== run A ==
Design FPU_top_level, start of the top module:
module FPU_top_level
(
 input 	       clk,
 input 	       nrst,
 input  [31:0] floating_point1,
 input  [31:0] floating_point2,
 input  [2:0]  frm,
 input  [6:0]  funct7,
 output [31:0] floating_point_out,
 output [4:0]  flags
 );
For scale: roughly 110 flip-flops, about 0.034 mm² of cells after synthesis.
export LEC_CHECK = 0
export CAP_MARGIN = 20
export CORE_MARGIN = 2
export CORE_UTILIZATION = 40
export CTS_CLUSTER_DIAMETER = 330
export CTS_CLUSTER_SIZE = 98
export PLACE_DENSITY_LB_ADDON = 0.3
export SETUP_SLACK_MARGIN = -0.06
export SLEW_MARGIN = 0
export TNS_END_PERCENT = 15
create_clock -name core_clock -period 10.0 [get_ports {clk}]
run.sh (not shown) runs the stock make flow with config.mk's settings and CLKGATE_MAP_FILE=.
Here is what was changed in the inputs of run B compared with run A.
# run A
export LEC_CHECK = 0
export CAP_MARGIN = 20
export CORE_MARGIN = 2
export CORE_UTILIZATION = 40
export CTS_CLUSTER_DIAMETER = 330
export CTS_CLUSTER_SIZE = 98
export PLACE_DENSITY_LB_ADDON = 0.3
export SETUP_SLACK_MARGIN = -0.06
export SLEW_MARGIN = 0
export TNS_END_PERCENT = 15
create_clock -name core_clock -period 10.0 [get_ports {clk}]
# run B
export LEC_CHECK = 0
export CAP_MARGIN = 20
export CORE_MARGIN = 2
export CORE_UTILIZATION = 23
export CTS_CLUSTER_DIAMETER = 330
export CTS_CLUSTER_SIZE = 98
export HOLD_SLACK_MARGIN = 0.3
export PLACE_DENSITY_LB_ADDON = 0.3
export SETUP_SLACK_MARGIN = -0.06
export SLEW_MARGIN = 0
export TNS_END_PERCENT = 15
create_clock -name core_clock -period 10.0 [get_ports {clk}]
==> results <==
- Reported for run A and run B, number of levels the H-tree was split into turned out identical to the last digit.
- From run A to run B the numbers moved as follows: smallest setup slack after layout went down by 0.075 ns; utilization lower; worst setup timing slack at the placement stage lost 0.12 ns; sequential share of layout area down 0.25 points; signed area change from the synthesized netlist to the final layout rose by 3.7 points.
- On shortest period the worst path allows: run B sits above run A.
- Relative to run A, the detailed-router iteration count before antenna repair of run B is higher by 2.
diff inputs: run B => run C
# run B
export LEC_CHECK = 0
export CAP_MARGIN = 20
export CORE_MARGIN = 2
export CORE_UTILIZATION = 23
export CTS_CLUSTER_DIAMETER = 330
export CTS_CLUSTER_SIZE = 98
export HOLD_SLACK_MARGIN = 0.3
export PLACE_DENSITY_LB_ADDON = 0.3
export SETUP_SLACK_MARGIN = -0.06
export SLEW_MARGIN = 0
export TNS_END_PERCENT = 15
create_clock -name core_clock -period 10.0 [get_ports {clk}]
# run C
export LEC_CHECK = 0
export CAP_MARGIN = 30
export CORE_MARGIN = 2
export CORE_UTILIZATION = 40
export SLEW_MARGIN = 25
create_clock -name core_clock -period 10.0 [get_ports {clk}]
Results
- In run C, post-route minimum period is lower than in run B.
- Final weighted congestion of routability-driven global placement sits higher in run C than in run B.
- Run C — cell total after placement about 14% lower, run B as reference
- Run C vs run B, share of the cycle needed by the critical path after routing went down by 2.8 points.

---

run 1:
Starting RTL as in the previous note.
export LEC_CHECK = 0
export ABC_AREA = 1
export CAP_MARGIN = 20
export CELL_PAD_IN_SITES_GLOBAL_PLACEMENT = 1
export CORE_MARGIN = 2
export CORE_UTILIZATION = 71
export CTS_CLUSTER_DIAMETER = 185
export CTS_CLUSTER_SIZE = 12
export GPL_TIMING_DRIVEN = 1
export HOLD_SLACK_MARGIN = 0.15
export MAX_ROUTING_LAYER = met4
export PLACE_DENSITY_LB_ADDON = 0.2
export SLEW_MARGIN = 30
export TNS_END_PERCENT = 60
create_clock -name core_clock -period 8.52 [get_ports {clk}]
Run 1 did not make it past global placement without I/O (3_1_place_gp_skip_io), where a tool error ended it.
The following lists how run 2 was set up differently from run 1:
# run 1
export LEC_CHECK = 0
export ABC_AREA = 1
export CAP_MARGIN = 20
export CELL_PAD_IN_SITES_GLOBAL_PLACEMENT = 1
export CORE_MARGIN = 2
export CORE_UTILIZATION = 71
export CTS_CLUSTER_DIAMETER = 185
export CTS_CLUSTER_SIZE = 12
export GPL_TIMING_DRIVEN = 1
export HOLD_SLACK_MARGIN = 0.15
export MAX_ROUTING_LAYER = met4
export PLACE_DENSITY_LB_ADDON = 0.2
export SLEW_MARGIN = 30
export TNS_END_PERCENT = 60
create_clock -name core_clock -period 8.52 [get_ports {clk}]
# run 2
export LEC_CHECK = 0
export CAP_MARGIN = 20
export CORE_MARGIN = 2
export CORE_UTILIZATION = 53
export SLEW_MARGIN = 20
create_clock -name core_clock -period 5.18 [get_ports {clk}]
==> comparison <==
- No crash in run 2: every stage finished, but the layout fails its final checks due to negative setup slack.
- Adder-cell area share of the yosys netlist sits higher in run 2 than in run 1.
- From run 1 to run 2 the numbers moved as follows: count of instantiated cells in the yosys netlist saw a decrease, chip width rose by 28 um, total standard cell area after synthesis went down, number of distinct library cells after synthesis higher, number of instances in the synthesized netlist dropped about 23%.
Changes in run 3 relative to run 2:
# run 2
export LEC_CHECK = 0
export CAP_MARGIN = 20
export CORE_MARGIN = 2
export CORE_UTILIZATION = 53
export SLEW_MARGIN = 20
create_clock -name core_clock -period 5.18 [get_ports {clk}]
# run 3
export LEC_CHECK = 0
export CAP_MARGIN = 20
export CORE_MARGIN = 2
export CORE_UTILIZATION = 58
export SETUP_SLACK_MARGIN = 1.32
export SLEW_MARGIN = 20
create_clock -name core_clock -period 6.55 [get_ports {clk}]
Findings:
[run 3] flow finished | final checks: failed | reasons: negative setup slack. The final reports for run 3 and run 2 show number of tap cells added at floorplan lower in the former. Relative to run 2, final worst-path cycle share has decreased by 18 points in run 3. Run comparison: run 3 worst setup path startpoint floating_point1[4]; run 2 worst setup path startpoint floating_point2[5]. Run 3 vs. run 2: count of clock-net buffers in the final layout went up by 1. Re area of the core: run 2 and run 3 aren't equal, and the lower value belongs to run 3. From run 2 to run 3 the numbers moved as follows: cell count now smaller. Against run 2, run 3 comes in 0.32 points higher on sequential cell area share. Reported for run 2 and run 3, yosys-reported design area after synthesis turned out identical to the last digit.
> inputs changed (run 3 -> run 4)
# run 3
export LEC_CHECK = 0
export CAP_MARGIN = 20
export CORE_MARGIN = 2
export CORE_UTILIZATION = 58
export SETUP_SLACK_MARGIN = 1.32
export SLEW_MARGIN = 20
create_clock -name core_clock -period 6.55 [get_ports {clk}]
# run 4
export LEC_CHECK = 0
export CAP_MARGIN = 20
export CORE_MARGIN = 2
export CORE_UTILIZATION = 64
export CTS_CLUSTER_SIZE = 97
export SLEW_MARGIN = 20
create_clock -name core_clock -period 6.55 [get_ports {clk}]
--- outcome ---
- Run 4 never completed; the flow aborted with a tool error in global routing (5_1_grt).
- Looking at effective utilization at floorplan, run 4 sits 6.0 points higher than run 3 does.
- Going from run 3 to run 4, width of the chip shrinks by about 5%.
- Re post-CTS setup repair buffer count: run 4 is 36 down on run 3.
- Number of buffers added on ports came out exactly the same in run 4 and run 3.
- Summary — half-perimeter wire length of the detailed placement result, run 4 relative to run 3: lower, by 6.0%.
- Height of the chip shrinks by a few percent when moving from run 3 to run 4.
- Number of placed instances with taps included, run 4 and run 3, higher one = run 3.
- Run 4 vs. run 3: die area now smaller; synthesized-area fraction occupied by and/or/nand/nor cells closely matched the old numbers; area after synthesis flat.
